## LearningMachine
module LearningMachine(input clk,rst, start, input [6:0] x1Data,x2Data, input [1:0] tData, output[1:0] signYin, output[13:0] w1,w2,b,Yin,output ReadEn, Ready);
  wire [1:0]Select1, Sel1, Sel2;
  wire  flag, InitYin, InitW1, InitW2, InitB, InitFlag, InitAlpha, LdX1, LdX2, LdT, Select2, LdYin, LdFlag, LdAlphaT, LdW1, LdW2, LdB;
  Controller controller(clk, rst, start, compare, flag, InitYin, InitW1, InitW2, InitB, InitFlag, InitAlpha, LdX1, LdX2, LdT, Select2, LdYin, LdFlag, LdAlphaT, LdW1, LdW2, LdB, ReadEn, Ready, Select1, Sel1, Sel2);
  DataPath datapath(clk,rst, x1Data,x2Data, tData, InitYin, InitW1, InitW2, InitB, InitFlag, InitAlpha, LdX1, LdX2, LdT, Select2, LdYin, LdFlag, LdAlphaT, LdW1, LdW2, LdB, Select1, Sel1, Sel2, compare, flag, signYin, w1,w2,b,Yin);
endmodule
Settings: LEC_CHECK=0, ABC_AREA=1, CAP_MARGIN=30, CORE_MARGIN=2, CORE_UTILIZATION=72, CTS_CLUSTER_DIAMETER=31, PLACE_DENSITY=0.35, SLEW_MARGIN=20; clock period 7.0 ns.
run.sh (not shown) runs the stock make flow with config.mk's settings and CLKGATE_MAP_FILE=.
The first run died in clock tree synthesis (4_1_cts) on DPL-0033.
Edit:
Settings changed: ABC_AREA 1 to not set, CAP_MARGIN 30 to 20, CTS_CLUSTER_DIAMETER 31 to not set, CTS_CLUSTER_SIZE set to 37, PLACE_DENSITY 0.35 to not set.
Clock period 7.0 ns to 7.94 ns, I/O delays scaled along.
What happened:
- The changed run completed and failed the layout checks on negative setup slack
- die size drops by a few percent
- synthesized area fell by a few percent
- synthesized cell count went down by about a fifth
Edit:
Settings changed: CORE_UTILIZATION 72 to 40, CTS_CLUSTER_SIZE 37 to not set, GPL_ROUTABILITY_DRIVEN set to 0, MIN_ROUTING_LAYER set to met2.
Clock period 7.94 ns to 12.0 ns, I/O delays scaled along.
With this change the flow finished but fails on design-rule violations; worst hold slack got worse by 0.024 ns; worst setup slack improved by 3.1 ns; cell area came out lower by 9.3%; sequential share of layout area came out higher by 2.0 points; first-iteration DRC count came out lower by 12%; count of clock-buffer cells in the layout came out lower by 1; final cell count came out higher by 2.3%; global-route usage came out lower by 11 points.

========
Setup of sierra:
LearningMachine again, from the RTL that the note above started with.
==> flow/config.mk <==
export PLATFORM = sky130hd
export DESIGN_NAME = LearningMachine
export DESIGN_NICKNAME = LearningMachine
export VERILOG_FILES = /design/flow/design.v
export SDC_FILE = /design/flow/constraint.sdc
export NUM_CORES = 4
export LEC_CHECK = 0
export CAP_MARGIN = 10
export CORE_ASPECT_RATIO = 1.51
export CORE_MARGIN = 6
export CORE_UTILIZATION = 55
export CTS_CLUSTER_DIAMETER = 201
export CTS_CLUSTER_SIZE = 94
export GPL_TIMING_DRIVEN = 1
export HOLD_SLACK_MARGIN = 0.15
export MAX_ROUTING_LAYER = met4
export MIN_ROUTING_LAYER = met1
export PLACE_DENSITY = 0.75
export SLEW_MARGIN = 20
export TNS_END_PERCENT = 5
==> flow/constraint.sdc <==
create_clock -name core_clock -period 9.61 [get_ports {clk}]
set_input_delay 1.9220 -clock core_clock [delete_from_list [all_inputs] [get_ports {clk}]]
set_output_delay 1.9220 -clock core_clock [all_outputs]
set_load 0.01 [all_outputs]
sierra: all stages complete, timing, DRC and antenna checks passed
diff inputs: sierra => onyx
Settings: removing CORE_ASPECT_RATIO (formerly 1.51); changing CTS_CLUSTER_DIAMETER from 201 to 26; changing CTS_CLUSTER_SIZE from 94 to 71; changing PLACE_DENSITY from 0.75 to 0.77; removing TNS_END_PERCENT (formerly 5); changing CORE_UTILIZATION from 55 to 58; removing HOLD_SLACK_MARGIN (formerly 0.15); changing CORE_MARGIN from 6 to 2; changing the clock period (ns, I/O delays scaled along) from 9.61 to 6.54.
## What came out
onyx ran in full, but the layout does not pass; the checks complain about negative setup slack.
Of the two values seen for endpoint of the most critical setup path, datapath.W1.outData[13] was produced by onyx and datapath.YIN.outData[13] by sierra.
Taking onyx over sierra, the combinational cell area excluding buffers and inverters ratio works out to 1.16.
Lower die span in y was reported by onyx, not sierra.
Largest fanout of any net on the critical path in onyx is 17 lower than in sierra
Changes observed in onyx relative to sierra: global-route usage over all layers went up; final count of negative-setup-slack endpoints rose 35.
Here is what was changed in the inputs of yarrow compared with onyx.
Settings: ABC_AREA: unset -> 1; CTS_CLUSTER_SIZE: 71 -> 13; CORE_UTILIZATION: 58 -> 72; SETUP_SLACK_MARGIN: unset -> -0.37; SLEW_MARGIN: 20 -> 40; the clock period (ns, I/O delays scaled along): 6.54 -> 5.37.
### Flow results
Measured against each other, yarrow and onyx differ in netlist area before placement, the lower figure coming from onyx.
yarrow did not finish; a tool error ended it in 4_1_cts.
The final report for onyx shows a completed flow and a layout that fails verification, specifically negative setup slack.
Relative to onyx, instance count of the mapped netlist has increased by 22% in yarrow.
From onyx to yarrow the numbers moved as follows: chip area estimate from yosys synthesis increased about 2.4%, area fraction in compound gates after synthesis decreased 1.7 points.
Input-level comparison between cedar and yarrow:
Settings: CORE_MARGIN: 2 -> 6; CORE_UTILIZATION: 72 -> 55; SETUP_SLACK_MARGIN: -0.37 -> unset; SLEW_MARGIN: 40 -> 20; GPL_TIMING_DRIVEN: 1 -> 0; ABC_AREA: 1 -> unset; CTS_CLUSTER_SIZE: 13 -> unset; the clock period (ns, I/O delays scaled along): 5.37 -> 9.61.
--- outcome ---
- In summary, cedar completed successfully, with a layout that passed the timing, DRC and antenna checks.
- In cedar the mean area per synthesized cell turned out 1.5 sq um higher than in yarrow.
- Delta (cedar minus yarrow): core outline area higher; synthesized cell count lower.

========
job 101:
Starting RTL as in the previous note.
Settings: LEC_CHECK=0, CAP_MARGIN=25, CELL_PAD_IN_SITES_GLOBAL_PLACEMENT=1, CORE_MARGIN=6, CORE_UTILIZATION=55, CTS_CLUSTER_DIAMETER=351, GPL_ROUTABILITY_DRIVEN=1, GPL_TIMING_DRIVEN=0, MAX_ROUTING_LAYER=met4, MIN_ROUTING_LAYER=met2, PLACE_DENSITY_LB_ADDON=0.06, SETUP_SLACK_MARGIN=2.22, SLEW_MARGIN=20, TNS_END_PERCENT=55; clock period 9.61 ns.
Job 101 ended with every stage complete and zero timing, DRC or antenna violations.
Edits applied to the flow inputs when going from job 101 to job 102:
--- a/flow/config.mk
+++ b/flow/config.mk
@@ -6,6 +6,7 @@
 export NUM_CORES = 4
 export LEC_CHECK = 0
-export CAP_MARGIN = 25
+export CAP_MARGIN = 5
 export CELL_PAD_IN_SITES_GLOBAL_PLACEMENT = 1
+export CORE_ASPECT_RATIO = 0.76
 export CORE_MARGIN = 6
 export CORE_UTILIZATION = 55
@@ -15,5 +16,5 @@
 export MAX_ROUTING_LAYER = met4
 export MIN_ROUTING_LAYER = met2
-export PLACE_DENSITY_LB_ADDON = 0.06
+export PLACE_DENSITY_LB_ADDON = 0.25
 export SETUP_SLACK_MARGIN = 2.22
 export SLEW_MARGIN = 20
==> flow/constraint.sdc <==
create_clock -name core_clock -period 14.7 [get_ports {clk}]
set_input_delay 2.9400 -clock core_clock [delete_from_list [all_inputs] [get_ports {clk}]]
set_output_delay 2.9400 -clock core_clock [all_outputs]
set_load 0.01 [all_outputs]
### Flow results
The flow for job 102 finished, though final verification flagged DRC. Count of plain and timing-repair buffers in the layout shrinks by more than a quarter when moving from job 101 to job 102. The chip height of job 102 is lower than that of job 101. Per the comparison of job 102 with job 101, chip area in the Yosys report about even; maximum cell stage delay along the critical path went up by 0.06 ns. Of the two values seen for cell type of the slowest stage on the worst timing path, sky130_fd_sc_hd__fa_1 was produced by job 101 and sky130_fd_sc_hd__nor3_1 by job 102. The run with more setup slack is job 102; job 101 has less.
diff inputs: job 102 => job 103
==> flow/config.mk <==
export PLATFORM = sky130hd
export DESIGN_NAME = LearningMachine
export DESIGN_NICKNAME = LearningMachine
export VERILOG_FILES = /design/flow/design.v
export SDC_FILE = /design/flow/constraint.sdc
export NUM_CORES = 4
export LEC_CHECK = 0
export CAP_MARGIN = 20
export CORE_MARGIN = 2
export CORE_UTILIZATION = 66
export SLEW_MARGIN = 20
==> flow/constraint.sdc <==
create_clock -name core_clock -period 7.05 [get_ports {clk}]
set_input_delay 1.4100 -clock core_clock [delete_from_list [all_inputs] [get_ports {clk}]]
set_output_delay 1.4100 -clock core_clock [all_outputs]
set_load 0.01 [all_outputs]
Findings:
What the final checks of job 103 revealed, after a flow that finished every stage, was a layout that fails on setup timing.
Changes observed in job 103 relative to job 102: x dimension of the die fell by 24%, slew at the pin with the worst max-slew slack went down by 0.098 ns, worst setup slack shrank by 5.98 ns.
Job 103: data arrival time of the worst path 1.67 ns below job 102
Total met3 wirelength after detailed routing delta for job 103 relative to job 102: 52% lower

========
Setup of job 6930:
Starting RTL as in the previous note.
Settings: LEC_CHECK=0, ABC_AREA=1, CAP_MARGIN=30, CORE_MARGIN=2, CORE_UTILIZATION=70, CTS_CLUSTER_DIAMETER=31, CTS_CLUSTER_SIZE=15, PLACE_DENSITY_LB_ADDON=0.2, SLEW_MARGIN=20; clock period 7.0 ns.
5_1_grt: job 6930 exited with error
--- input diff job 6930..job 4674 ---
- a deleted PLACE_DENSITY_LB_ADDON that had been 0.2
- a deleted ABC_AREA that had been 1
- a deleted CTS_CLUSTER_SIZE that had been 15
- a deleted CTS_CLUSTER_DIAMETER that had been 31
- a change of CAP_MARGIN from 30 to 20
- a change of CORE_UTILIZATION from 70 to 8
- a change of the clock period (ns, I/O delays scaled along) from 7.0 to 13.7
Across job 6930 and job 4674, a clean result was obtained everywhere but in job 6930.
Diff job 6930 -> job 4674: yosys stat chip area fell about 2.3%; adder-cell share of the synthesized area picked up an extra 0.79 points; placed instance count went up about 60%.
Fraction of synthesized cell area in xor and xnor cells up 3.4 points in job 4674 wrt job 6930
When job 4674 is set beside job 6930, its cell area after technology mapping turns out to be about 2.3% smaller.
Compared with job 6930, placement-stage cell area in job 4674 increased slightly.
Diff job 6930 -> job 4674 | count of buffers added by post-CTS timing repair for setup | decrease of 21
Placement-stage worst setup slack, job 6930 and job 4674: lower on job 6930
Relative to job 6930, the aoi/oai-family share of the synthesized area of job 4674 is higher by 1.7 points.
Job 4674 vs. job 6930: synthesized cell count decreased about 18%; chip footprint increased about 700%.
For job 6858, these inputs were changed with respect to job 4674:
- putting ABC_AREA at 1 where nothing was set
- putting TNS_END_PERCENT at 15 where nothing was set
- swapping 8 for 65 in CORE_UTILIZATION
- swapping 13.7 for 7.63 in the clock period (ns, I/O delays scaled along)
==> results <==
- Job 6858 finished all stages; however, its layout fails the closing checks, the failures being negative setup slack.
- Job 4674 | status: complete | timing, DRC, antenna: pass
- ~same post-CTS clock slew at the launch and capture registers of the worst setup and hold paths in job 6858 and job 4674
- [compare] base=job 4674 new=job 6858: met2 track demand over resource in global routing now sits higher, distinct cell type count after synthesis now sits lower, non-clock buffer count now sits higher, routed length on met2 now sits higher.
- Job 4674 → job 6858: total via count in the routed design rose by about 21%, placeable core region fell by 88%, wire length after detailed routing fell by about 8%.
- A start point of the critical path of controller.ps[3] is what job 4674 shows, while controller.ps[1] belongs to job 6858.
- In the final reports, the cell area of job 6858 is smaller than that of job 4674.
- In the reports for job 6858 and job 4674, the smaller Yosys chip area belongs to job 4674.
[inputs] job 9091 vs job 6858
- TNS_END_PERCENT no longer set, was 15
- CORE_UTILIZATION now 40, was 65
- ABC_AREA no longer set, was 1
- the clock period (ns, I/O delays scaled along) now 12.0, was 7.63
==> results <==
- Job 9091 vs job 6858 — buffer count excluding the clock tree in the final layout dropped 85.
- Global-route usage in job 9091 is 16 points lower than in job 6858
- Of job 9091 and job 6858, only job 9091 finishes the flow clean.
- What the final checks of job 6858 revealed, after a flow that finished every stage, was a layout that fails on negative setup slack.
- Job 9091 — slack of the critical path 2.93 ns higher, job 6858 as reference
- Re reg-to-reg setup timing slack: job 9091 and job 6858 aren't equal, and the higher value belongs to job 9091.
- Taking job 6858 as the reference point, the post-synthesis instance total of job 9091 falls by 18%.
Input changes introduced in job 5519 (baseline for comparison: job 9091):
- the clock period (ns, I/O delays scaled along) changed from 12.0 to 5.92
Notes after the runs:
- | job 5519 | all stages done | FAIL | negative setup slack |
- Between job 5519 and job 9091, it is job 5519 whose setup slack is lower, by 4.60 ns.
- Job 5519: number of non-clock buffers 222 above job 9091
- In job 5519 the final HPWL from detailed placement turned out 2700 µm higher than in job 9091.
- Between job 9091 and job 5519, the hold slack is lower for job 5519.
The inputs of job 3766 differ from those of job 5519 as listed below.
- swapping 40 for 39 in CORE_UTILIZATION
- swapping 5.92 for 9.33 in the clock period (ns, I/O delays scaled along)
==> results <==
Re number of gates resized after CTS: job 3766 is 86 down on job 5519. Against job 5519 as the reference, job 3766 delivers a lower met3 track demand over resource in global routing. Job 3766 finished all stages; the layout is clean. Area of combinational cells with multiple inputs of job 3766 falls short of that of job 5519 by more than 10%.

========
== job 6903 ==
Starting RTL as in the previous note.
## LearningMachine
module LearningMachine(input clk,rst, start, input [6:0] x1Data,x2Data, input [1:0] tData, output[1:0] signYin, output[13:0] w1,w2,b,Yin,output ReadEn, Ready);
Settings: LEC_CHECK=0, ABC_AREA=1, CAP_MARGIN=20, CORE_MARGIN=2, CORE_UTILIZATION=72, CTS_CLUSTER_DIAMETER=400, CTS_CLUSTER_SIZE=100, PLACE_DENSITY=0.4, SLEW_MARGIN=20; clock period 5.49 ns.
The flow ended early for job 6903: it failed with a tool error in clock tree synthesis (4_1_cts).
What job 9038 does differently from job 6903 at the input level:
- PLACE_DENSITY removed (was 0.4)
- the clock period (ns, I/O delays scaled along) changed from 5.49 to 7.2
Notes after the runs:
Job 9038 failed in global routing (5_1_grt) with DPL-0038.
Compared with job 6903, job 9038 shows a lower placed cell area.
Compared with job 6903, in job 9038 weighted congestion reported at the end of routability-driven placement did not really move; number of distinct library cells after synthesis flat; area of the synthesized netlist per yosys stat shows no meaningful change; pre-CTS setup slack saw an increase; summed instance area of the synthesized netlist stayed essentially flat.
What job 9748 does differently from job 9038 at the input level:
- a change of CORE_UTILIZATION from 72 to 64
- a deleted CTS_CLUSTER_DIAMETER that had been 400
- a change of the clock period (ns, I/O delays scaled along) from 7.2 to 5.31
Notes after the runs:
- What ended job 9748 was a tool error in global routing (5_1_grt); the run never finished.
- Changes observed in job 9748 relative to job 9038: Yosys chip area about even, setup slack after placement saw a decrease, vertical extent of the die went up 6.8 um.
- Diff job 9748..job 9038 | synthesized netlist cell count | unchanged
- In job 9748 the standard cell area after detailed placement turned out 9.8% higher than in job 9038.
- Area of the die (job 9748 over job 9038): increase, about 12%
- Post-detailed-placement half-perimeter wirelength, job 9748 vs job 9038: up slightly
Inputs modified between job 9748 and job 2468:
- MAX_ROUTING_LAYER newly set to met4
- CAP_MARGIN changed from 20 to 0
- CORE_UTILIZATION changed from 64 to 40
- CTS_CLUSTER_SIZE removed (was 100)
- ABC_AREA removed (was 1)
- the clock period (ns, I/O delays scaled along) changed from 5.31 to 12.0
Results
- Every stage of the flow completed for job 2468, and the final layout passed the timing, DRC and antenna checks.
- The run showing the greater area after synthesis is job 9748.
- Measured against each other, job 9748 and job 2468 differ in total nets after synthesis, the higher figure coming from job 9748.
- For die height, dividing the value from job 9748 by the value from job 2468 gives 0.805.
- Post-detailed-placement half-perimeter wirelength: job 9748 and job 2468 compared, higher one is job 9748
- Against job 9748, job 2468 comes in 0.064 lower on weighted congestion reported at the end of routability-driven placement.
- Sort job 9748 and job 2468 by synthesized-area fraction occupied by ao, oa, aoi and oai cells, ascending, and job 9748 comes first.
- Comparing job 9748 and job 2468, the lower mux contribution to synthesized area was measured on job 9748.
- Changes observed in job 2468 relative to job 9748: average cell area after synthesis increased by 19% relative to the old numbers; chip area line of the yosys report now smaller; proportion of synthesized chip area in sequential cells shows an increase of 0.58 points.
- Number of library cell types mapped by synthesis (job 2468 over job 9748): increase, 25
